## wip/delta
// FM_demodulator
module FM_demodulator
          (
           clk,
           reset,
           clk_enable,
           inp_I,
           inp_Q,
           out_fm
          );
clock: 12.9 ns
lec_check: 0
cap_margin: 20
cell_pad_in_sites_detail_placement: 0
core_aspect_ratio: 0.74
core_margin: 2
core_utilization: 62
cts_cluster_diameter: 151
cts_cluster_size: 100
gpl_timing_driven: 1
max_routing_layer: met4
setup_slack_margin: 3.73
slew_margin: 10
tns_end_percent: 50
run.sh (not shown) runs the stock make flow with config.mk's settings and CLKGATE_MAP_FILE=.
[wip/delta] flow finished | final checks: failed | reasons: negative setup slack
The inputs of wip/sierra differ from those of wip/delta as listed below.
# wip/delta
export LEC_CHECK = 0
export CAP_MARGIN = 20
export CELL_PAD_IN_SITES_DETAIL_PLACEMENT = 0
export CORE_ASPECT_RATIO = 0.74
export CORE_MARGIN = 2
export CORE_UTILIZATION = 62
export CTS_CLUSTER_DIAMETER = 151
export CTS_CLUSTER_SIZE = 100
export GPL_TIMING_DRIVEN = 1
export MAX_ROUTING_LAYER = met4
export SETUP_SLACK_MARGIN = 3.73
export SLEW_MARGIN = 10
export TNS_END_PERCENT = 50
create_clock -name core_clock -period 12.9 [get_ports {clk}]
# wip/sierra
export LEC_CHECK = 0
export ABC_AREA = 1
export CAP_MARGIN = 20
export CELL_PAD_IN_SITES_DETAIL_PLACEMENT = 0
export CORE_ASPECT_RATIO = 0.74
export CORE_MARGIN = 2
export CORE_UTILIZATION = 72
export CTS_CLUSTER_DIAMETER = 222
export CTS_CLUSTER_SIZE = 90
export GPL_TIMING_DRIVEN = 1
export HOLD_SLACK_MARGIN = 0.3
export MAX_ROUTING_LAYER = met4
export SETUP_SLACK_MARGIN = 2.22
export SLEW_MARGIN = 10
export TNS_END_PERCENT = 70
create_clock -name core_clock -period 8.06 [get_ports {clk}]
==> results <==
wip/sierra did not finish; the tool stopped in 5_1_grt with error GRT-0232.
The flow for wip/delta finished, though final verification flagged negative setup slack.
Complex-gate fraction of the synthesized area (wip/sierra over wip/delta): increase, 0.93 points
The post-synthesis simple-gate area fraction in wip/sierra was higher than what wip/delta gave.
Gate count of the mapped netlist: wip/sierra > wip/delta
The core utilization before placement in wip/sierra sits 10 points above the value recorded for wip/delta.
Cmp wip/sierra and wip/delta / number of gates given a new drive strength after cts / lower: wip/delta
Compared with wip/delta, in wip/sierra fraction of synthesized area in multiplexers went down 1.1 points; post-synthesis xor/xnor area fraction -0.73 points; placed wire-length estimate after detailed placement grew by 39%; die area went down about 11%.
What wip/indigo does differently from wip/sierra at the input level:
# wip/sierra
export LEC_CHECK = 0
export ABC_AREA = 1
export CAP_MARGIN = 20
export CELL_PAD_IN_SITES_DETAIL_PLACEMENT = 0
export CORE_ASPECT_RATIO = 0.74
export CORE_MARGIN = 2
export CORE_UTILIZATION = 72
export CTS_CLUSTER_DIAMETER = 222
export CTS_CLUSTER_SIZE = 90
export GPL_TIMING_DRIVEN = 1
export HOLD_SLACK_MARGIN = 0.3
export MAX_ROUTING_LAYER = met4
export SETUP_SLACK_MARGIN = 2.22
export SLEW_MARGIN = 10
export TNS_END_PERCENT = 70
create_clock -name core_clock -period 8.06 [get_ports {clk}]
# wip/indigo
export LEC_CHECK = 0
export CAP_MARGIN = 20
export CORE_MARGIN = 2
export CORE_UTILIZATION = 40
export SLEW_MARGIN = 20
create_clock -name core_clock -period 21.1 [get_ports {clk}]
## What came out
- The floorplan die area of wip/indigo was inferior to that of wip/sierra.
- Looking at y dimension of the die, wip/indigo sits 53% above wip/sierra.
- wip/indigo — core utilization at floorplan 32 points lower, wip/sierra as reference
- Summary: with wip/sierra as the reference, placeable core area in wip/indigo moved up by more than half.
- wip/indigo vs. wip/sierra: sequential-to-total area share from yosys stat saw little to no change; fraction of synthesized cell area in xor and xnor cells went up 0.73 points; mean post-synth cell area increased about 10%; post-synthesis net count fell by 1272.
- The final layout from wip/indigo, which completed every stage, passed the timing, design-rule and antenna checks at the end of the flow.
- In the flow results for wip/indigo and wip/sierra, the multiplexer share of the synthesized area is smaller on wip/sierra.
#### Input delta (wip/maple over wip/indigo)
# wip/indigo
export LEC_CHECK = 0
export CAP_MARGIN = 20
export CORE_MARGIN = 2
export CORE_UTILIZATION = 40
export SLEW_MARGIN = 20
create_clock -name core_clock -period 21.1 [get_ports {clk}]
# wip/maple
export LEC_CHECK = 0
export CAP_MARGIN = 20
export CORE_MARGIN = 2
export CORE_UTILIZATION = 26
export SLEW_MARGIN = 20
create_clock -name core_clock -period 21.1 [get_ports {clk}]
### Flow results
Compared with wip/indigo, in wip/maple post-detailed-routing wire length fell 990 um; number of global-route vias before repair went down; total die size higher. | area of combinational cells with multiple inputs | wip/indigo vs wip/maple | ≈ equal |. On worst-skew pair later-pin latency, wip/maple tracks wip/indigo almost exactly. The finished layout cell area of wip/maple is higher than that of wip/indigo.

========
== oak ==
The RTL this note starts from:
==> flow/design.v <==
`timescale 1 ns / 1 ns
module FM_demodulator
          (
           clk,
           reset,
           clk_enable,
           inp_I,
           inp_Q,
           out_fm
          );
  input   clk;
  input   reset;
  input   clk_enable;
  input   signed [38:0] inp_I;   
  input   signed [38:0] inp_Q;   
  output  [12:0] out_fm;   
  wire enb;
  reg signed [38:0] Delay1_out1;   
  reg signed [38:0] Delay2_out1;   
  reg signed [38:0] Delay4_out1;   
  wire signed [31:0] Sum4_sub_cast;   
  wire signed [31:0] Sum4_sub_cast_1;   
  wire signed [31:0] Sum4_sub_temp;   
  wire signed [29:0] Sum4_out1;   
  wire signed [68:0] Product_mul_temp;   
  wire signed [32:0] Product_out1;   
  reg signed [38:0] Delay3_out1;   
  wire signed [30:0] Sum3_sub_cast;   
  wire signed [30:0] Sum3_sub_cast_1;   
  wire signed [30:0] Sum3_sub_temp;   
  wire signed [28:0] Sum3_out1;   
  wire signed [67:0] Product2_mul_temp;   
  wire signed [32:0] Product2_out1;   
  wire signed [31:0] Sum5_sub_cast;   
  wire signed [31:0] Sum5_sub_cast_1;   
  wire signed [31:0] Sum5_sub_temp;   
  wire [12:0] OUTPUT_rsvd;   
  reg [12:0] OUTPUT_rsvdreg;
  assign enb = clk_enable;
  always @(posedge clk or posedge reset)
    begin : Delay1_process
      if (reset == 1'b1) begin
        Delay1_out1 <= 39'sh0000000000;
      end
      else begin
        if (enb) begin
          Delay1_out1 <= inp_I;
        end
      end
    end
  always @(posedge clk or posedge reset)
    begin : Delay2_process
      if (reset == 1'b1) begin
        Delay2_out1 <= 39'sh0000000000;
      end
      else begin
        if (enb) begin
          Delay2_out1 <= inp_Q;
        end
      end
    end
  always @(posedge clk or posedge reset)
    begin : Delay4_process
      if (reset == 1'b1) begin
        Delay4_out1 <= 39'sh0000000000;
      end
      else begin
        if (enb) begin
          Delay4_out1 <= Delay2_out1;
        end
      end
    end
  assign Sum4_sub_cast = inp_Q[38:7];
  assign Sum4_sub_cast_1 = Delay4_out1[38:7];
  assign Sum4_sub_temp = Sum4_sub_cast - Sum4_sub_cast_1;
  assign Sum4_out1 = Sum4_sub_temp[29:0];
  assign Product_mul_temp = Delay1_out1 * Sum4_out1;
  assign Product_out1 = Product_mul_temp[66:34];
  always @(posedge clk or posedge reset)
    begin : Delay3_process
      if (reset == 1'b1) begin
        Delay3_out1 <= 39'sh0000000000;
      end
      else begin
        if (enb) begin
          Delay3_out1 <= Delay1_out1;
        end
      end
    end
  assign Sum3_sub_cast = inp_I[38:8];
  assign Sum3_sub_cast_1 = Delay3_out1[38:8];
  assign Sum3_sub_temp = Sum3_sub_cast - Sum3_sub_cast_1;
  assign Sum3_out1 = Sum3_sub_temp[28:0];
  assign Product2_mul_temp = Sum3_out1 * Delay2_out1;
  assign Product2_out1 = Product2_mul_temp[65:33];
  assign Sum5_sub_cast = {Product_out1[32], Product_out1[32:2]};
  assign Sum5_sub_cast_1 = {Product2_out1[32], Product2_out1[32:2]};
  assign Sum5_sub_temp = Sum5_sub_cast - Sum5_sub_cast_1;
  assign OUTPUT_rsvd = Sum5_sub_temp[29:17];
always @(posedge clk)
    begin : OUTPUT_rsvdreg_process    
        if (enb) begin
          OUTPUT_rsvdreg <= OUTPUT_rsvd;
       end
    end
  assign out_fm = OUTPUT_rsvdreg;
endmodule   
clock: 25.0 ns
lec_check: 0
cap_margin: 20
cell_pad_in_sites_detail_placement: 1
cell_pad_in_sites_global_placement: 3
core_margin: 2
core_utilization: 21
cts_cluster_diameter: 284
gpl_routability_driven: 0
gpl_timing_driven: 1
hold_slack_margin: 0.18
max_routing_layer: met5
min_routing_layer: met2
place_density_lb_addon: 0.13
slew_margin: 10
oak closes out successfully: all stages finished, all timing, DRC and antenna checks passed.
Relative to oak, the following input files were edited for pine:
# oak
export LEC_CHECK = 0
export CAP_MARGIN = 20
export CELL_PAD_IN_SITES_DETAIL_PLACEMENT = 1
export CELL_PAD_IN_SITES_GLOBAL_PLACEMENT = 3
export CORE_MARGIN = 2
export CORE_UTILIZATION = 21
export CTS_CLUSTER_DIAMETER = 284
export GPL_ROUTABILITY_DRIVEN = 0
export GPL_TIMING_DRIVEN = 1
export HOLD_SLACK_MARGIN = 0.18
export MAX_ROUTING_LAYER = met5
export MIN_ROUTING_LAYER = met2
export PLACE_DENSITY_LB_ADDON = 0.13
export SLEW_MARGIN = 10
create_clock -name core_clock -period 25.0 [get_ports {clk}]
# pine
export LEC_CHECK = 0
export CAP_MARGIN = 20
export CELL_PAD_IN_SITES_DETAIL_PLACEMENT = 2
export CELL_PAD_IN_SITES_GLOBAL_PLACEMENT = 2
export CORE_ASPECT_RATIO = 0.63
export CORE_MARGIN = 3
export CORE_UTILIZATION = 40
export CTS_CLUSTER_SIZE = 69
export GPL_ROUTABILITY_DRIVEN = 0
export GPL_TIMING_DRIVEN = 0
export SETUP_SLACK_MARGIN = -1.69
export SLEW_MARGIN = 20
create_clock -name core_clock -period 25.0 [get_ports {clk}]
Findings:
Final area delta for pine relative to oak: 0.0032 mm^2 lower. Re yosys-reported design area after synthesis: no difference whatsoever between oak and pine. Relative to oak, the count of buffer and inverter cells on the critical path of pine is higher by 1. Flop share of the area: oak vs pine — no meaningful difference. Headroom to the max-slew limit delta for pine relative to oak: 11 points lower. Compare pine and oak | worst-case setup margin in the final layout higher: oak.

========
// FM_demodulator: RTL as listed in full above, without the edits since
Settings: LEC_CHECK=0, CAP_MARGIN=20, CORE_MARGIN=2, CORE_UTILIZATION=32, CTS_CLUSTER_SIZE=76, MAX_ROUTING_LAYER=met5, MIN_ROUTING_LAYER=met2, PLACE_DENSITY_LB_ADDON=0.22, SETUP_SLACK_MARGIN=2.63, SLEW_MARGIN=20; clock period 13.7 ns.
The starting point produced a layout that fails on setup timing.
==> next run, changes <==
- CORE_UTILIZATION: 32 -> 65
- CTS_CLUSTER_DIAMETER: default -> 215
- CTS_CLUSTER_SIZE: 76 -> default
- MAX_ROUTING_LAYER: met5 -> default
- MIN_ROUTING_LAYER: met2 -> default
- PLACE_DENSITY_LB_ADDON: 0.22 -> default
- SETUP_SLACK_MARGIN: 2.63 -> default
- clock period: 13.7 -> 20.6 ns (I/O delays scaled with it)
Now the flow completed with no timing, DRC or antenna violations.
Critical path depth falls by 5.
Design area falls by roughly a tenth.
Non-clock buffer count falls by 793.
Clock-buffer cell count falls by 15.
Worst setup slack improves by 2.5 ns.
Cell count falls by about a fifth.
Via count falls by a quarter to a third.
Flip-flop count stays the same.
Routed wire length falls by roughly a tenth.
Utilization rises by 30 points.
==> next run, changes <==
- CAP_MARGIN: 20 -> 15
- CORE_UTILIZATION: 65 -> 72
- CTS_CLUSTER_SIZE: default -> 34
- clock period: 20.6 -> 12.9 ns (I/O delays scaled with it)
What happened: The new run finished but fails on setup timing. Clock-buffer cell count climbs by 10. Via count climbs by 6.2%. Non-clock buffer count climbs by 726. Wire length drops by 1.7%. Utilization climbs by 14 points. Setup slack is worse by 3.1 ns.

========
// FM_demodulator: RTL as listed in full above, without the edits since
Settings: LEC_CHECK=0, CAP_MARGIN=30, CORE_ASPECT_RATIO=0.5, CORE_MARGIN=10, CORE_UTILIZATION=40, CTS_CLUSTER_DIAMETER=331, CTS_CLUSTER_SIZE=100, PLACE_DENSITY_LB_ADDON=0.3, SLEW_MARGIN=30, TNS_END_PERCENT=15; clock period 25.0 ns.
Rerun with:
- CAP_MARGIN: 30 -> 20
- CELL_PAD_IN_SITES_DETAIL_PLACEMENT: not set -> 2
- CELL_PAD_IN_SITES_GLOBAL_PLACEMENT: not set -> 2
- CORE_ASPECT_RATIO: 0.5 -> 0.63
- CORE_MARGIN: 10 -> 3
- CTS_CLUSTER_DIAMETER: 331 -> not set
- CTS_CLUSTER_SIZE: 100 -> 69
- GPL_ROUTABILITY_DRIVEN: not set -> 0
- GPL_TIMING_DRIVEN: not set -> 0
- MAX_ROUTING_LAYER: not set -> met5
- MIN_ROUTING_LAYER: not set -> met2
- PLACE_DENSITY_LB_ADDON: 0.3 -> 0.17
- SETUP_SLACK_MARGIN: not set -> -1.69
- SLEW_MARGIN: 30 -> 20
- TNS_END_PERCENT: 15 -> 95
Now the flow stopped in global routing (5_1_grt) (GRT-0116); synthesized cell count does not change; synthesized area does not change; die area decreases by a few percent.

========
Starts from the design.v that is shown in full above.
==> flow/config.mk <==
export PLATFORM = sky130hd
export DESIGN_NAME = FM_demodulator
export DESIGN_NICKNAME = FM_demodulator
export VERILOG_FILES = /design/flow/design.v
export SDC_FILE = /design/flow/constraint.sdc
export NUM_CORES = 4
export LEC_CHECK = 0
export CAP_MARGIN = 20
export CELL_PAD_IN_SITES_DETAIL_PLACEMENT = 0
export CORE_ASPECT_RATIO = 0.74
export CORE_MARGIN = 2
export CORE_UTILIZATION = 47
export CTS_CLUSTER_DIAMETER = 151
export CTS_CLUSTER_SIZE = 48
export GPL_TIMING_DRIVEN = 1
export MAX_ROUTING_LAYER = met4
export SETUP_SLACK_MARGIN = 3.73
export SLEW_MARGIN = 10
export TNS_END_PERCENT = 70
==> flow/constraint.sdc <==
create_clock -name core_clock -period 12.9 [get_ports {clk}]
set_input_delay 2.5800 -clock core_clock [delete_from_list [all_inputs] [get_ports {clk}]]
set_output_delay 2.5800 -clock core_clock [all_outputs]
set_load 0.01 [all_outputs]
The starting point finished with negative setup slack left.
Then changed:
==> flow/config.mk (replaced) <==
export PLATFORM = sky130hd
export DESIGN_NAME = FM_demodulator
export DESIGN_NICKNAME = FM_demodulator
export VERILOG_FILES = /design/flow/design.v
export SDC_FILE = /design/flow/constraint.sdc
export NUM_CORES = 4
export LEC_CHECK = 0
export ABC_AREA = 0
export CAP_MARGIN = 10
export CELL_PAD_IN_SITES_DETAIL_PLACEMENT = 2
export CELL_PAD_IN_SITES_GLOBAL_PLACEMENT = 1
export CORE_ASPECT_RATIO = 0.74
export CORE_MARGIN = 7
export CORE_UTILIZATION = 36
export CTS_CLUSTER_DIAMETER = 151
export CTS_CLUSTER_SIZE = 49
export GPL_ROUTABILITY_DRIVEN = 0
export GPL_TIMING_DRIVEN = 1
export HOLD_SLACK_MARGIN = 0.04
export MAX_ROUTING_LAYER = met4
export MIN_ROUTING_LAYER = met2
export PLACE_DENSITY_LB_ADDON = 0.19
export SETUP_SLACK_MARGIN = 3.73
export SLEW_MARGIN = 30
export TNS_END_PERCENT = 90
Outcome: The new run finished but failed the layout checks on negative setup slack; setup slack degrades by 630 ps; wire length rose by 37%; global-route usage rose by 14 points.
Then changed:
--- a/flow/config.mk
+++ b/flow/config.mk
@@ -6,8 +6,8 @@
 export NUM_CORES = 4
 export LEC_CHECK = 0
-export ABC_AREA = 0
-export CAP_MARGIN = 10
-export CELL_PAD_IN_SITES_DETAIL_PLACEMENT = 2
-export CELL_PAD_IN_SITES_GLOBAL_PLACEMENT = 1
+export ABC_AREA = 1
+export CAP_MARGIN = 20
+export CELL_PAD_IN_SITES_DETAIL_PLACEMENT = 0
+export CELL_PAD_IN_SITES_GLOBAL_PLACEMENT = 3
 export CORE_ASPECT_RATIO = 0.74
 export CORE_MARGIN = 7
Result: The new run did not get past global routing (5_1_grt). Synthesized area went up by 3.2%. Die size went up by 3.1%. Synthesized cell count went up by 14%.
Then changed:
==> flow/config.mk (replaced) <==
export PLATFORM = sky130hd
export DESIGN_NAME = FM_demodulator
export DESIGN_NICKNAME = FM_demodulator
export VERILOG_FILES = /design/flow/design.v
export SDC_FILE = /design/flow/constraint.sdc
export NUM_CORES = 4
export LEC_CHECK = 0
export CAP_MARGIN = 20
export CELL_PAD_IN_SITES_DETAIL_PLACEMENT = 0
export CELL_PAD_IN_SITES_GLOBAL_PLACEMENT = 3
export CORE_ASPECT_RATIO = 0.74
export CORE_MARGIN = 5
export CORE_UTILIZATION = 46
export CTS_CLUSTER_DIAMETER = 151
export CTS_CLUSTER_SIZE = 48
export GPL_TIMING_DRIVEN = 1
export MAX_ROUTING_LAYER = met4
export MIN_ROUTING_LAYER = met2
export SETUP_SLACK_MARGIN = 3.73
export SLEW_MARGIN = 10
export TNS_END_PERCENT = 80
Effect: Now the flow finished with negative setup slack left; synthesized cell count fell by roughly a tenth; die area falls by a quarter to a third; area after synthesis shrinks by a few percent.
Then changed:
==> flow/config.mk (replaced) <==
export PLATFORM = sky130hd
export DESIGN_NAME = FM_demodulator
export DESIGN_NICKNAME = FM_demodulator
export VERILOG_FILES = /design/flow/design.v
export SDC_FILE = /design/flow/constraint.sdc
export NUM_CORES = 4
export LEC_CHECK = 0
export CAP_MARGIN = 20
export CELL_PAD_IN_SITES_DETAIL_PLACEMENT = 0
export CORE_ASPECT_RATIO = 1.11
export CORE_MARGIN = 2
export CORE_UTILIZATION = 70
export CTS_CLUSTER_DIAMETER = 151
export CTS_CLUSTER_SIZE = 34
export GPL_TIMING_DRIVEN = 1
export HOLD_SLACK_MARGIN = 0.27
export MAX_ROUTING_LAYER = met4
export PLACE_DENSITY_LB_ADDON = 0.03
export SETUP_SLACK_MARGIN = 3.73
export SLEW_MARGIN = 10
export TNS_END_PERCENT = 70
What happened:
- The changed run finished but fails on negative setup slack
- critical path depth stays the same
- non-clock buffer count decreases by 109
- area after synthesis is unchanged
- count of clock-buffer cells in the layout increases by 9
- worst hold slack improved by 5.3 ps
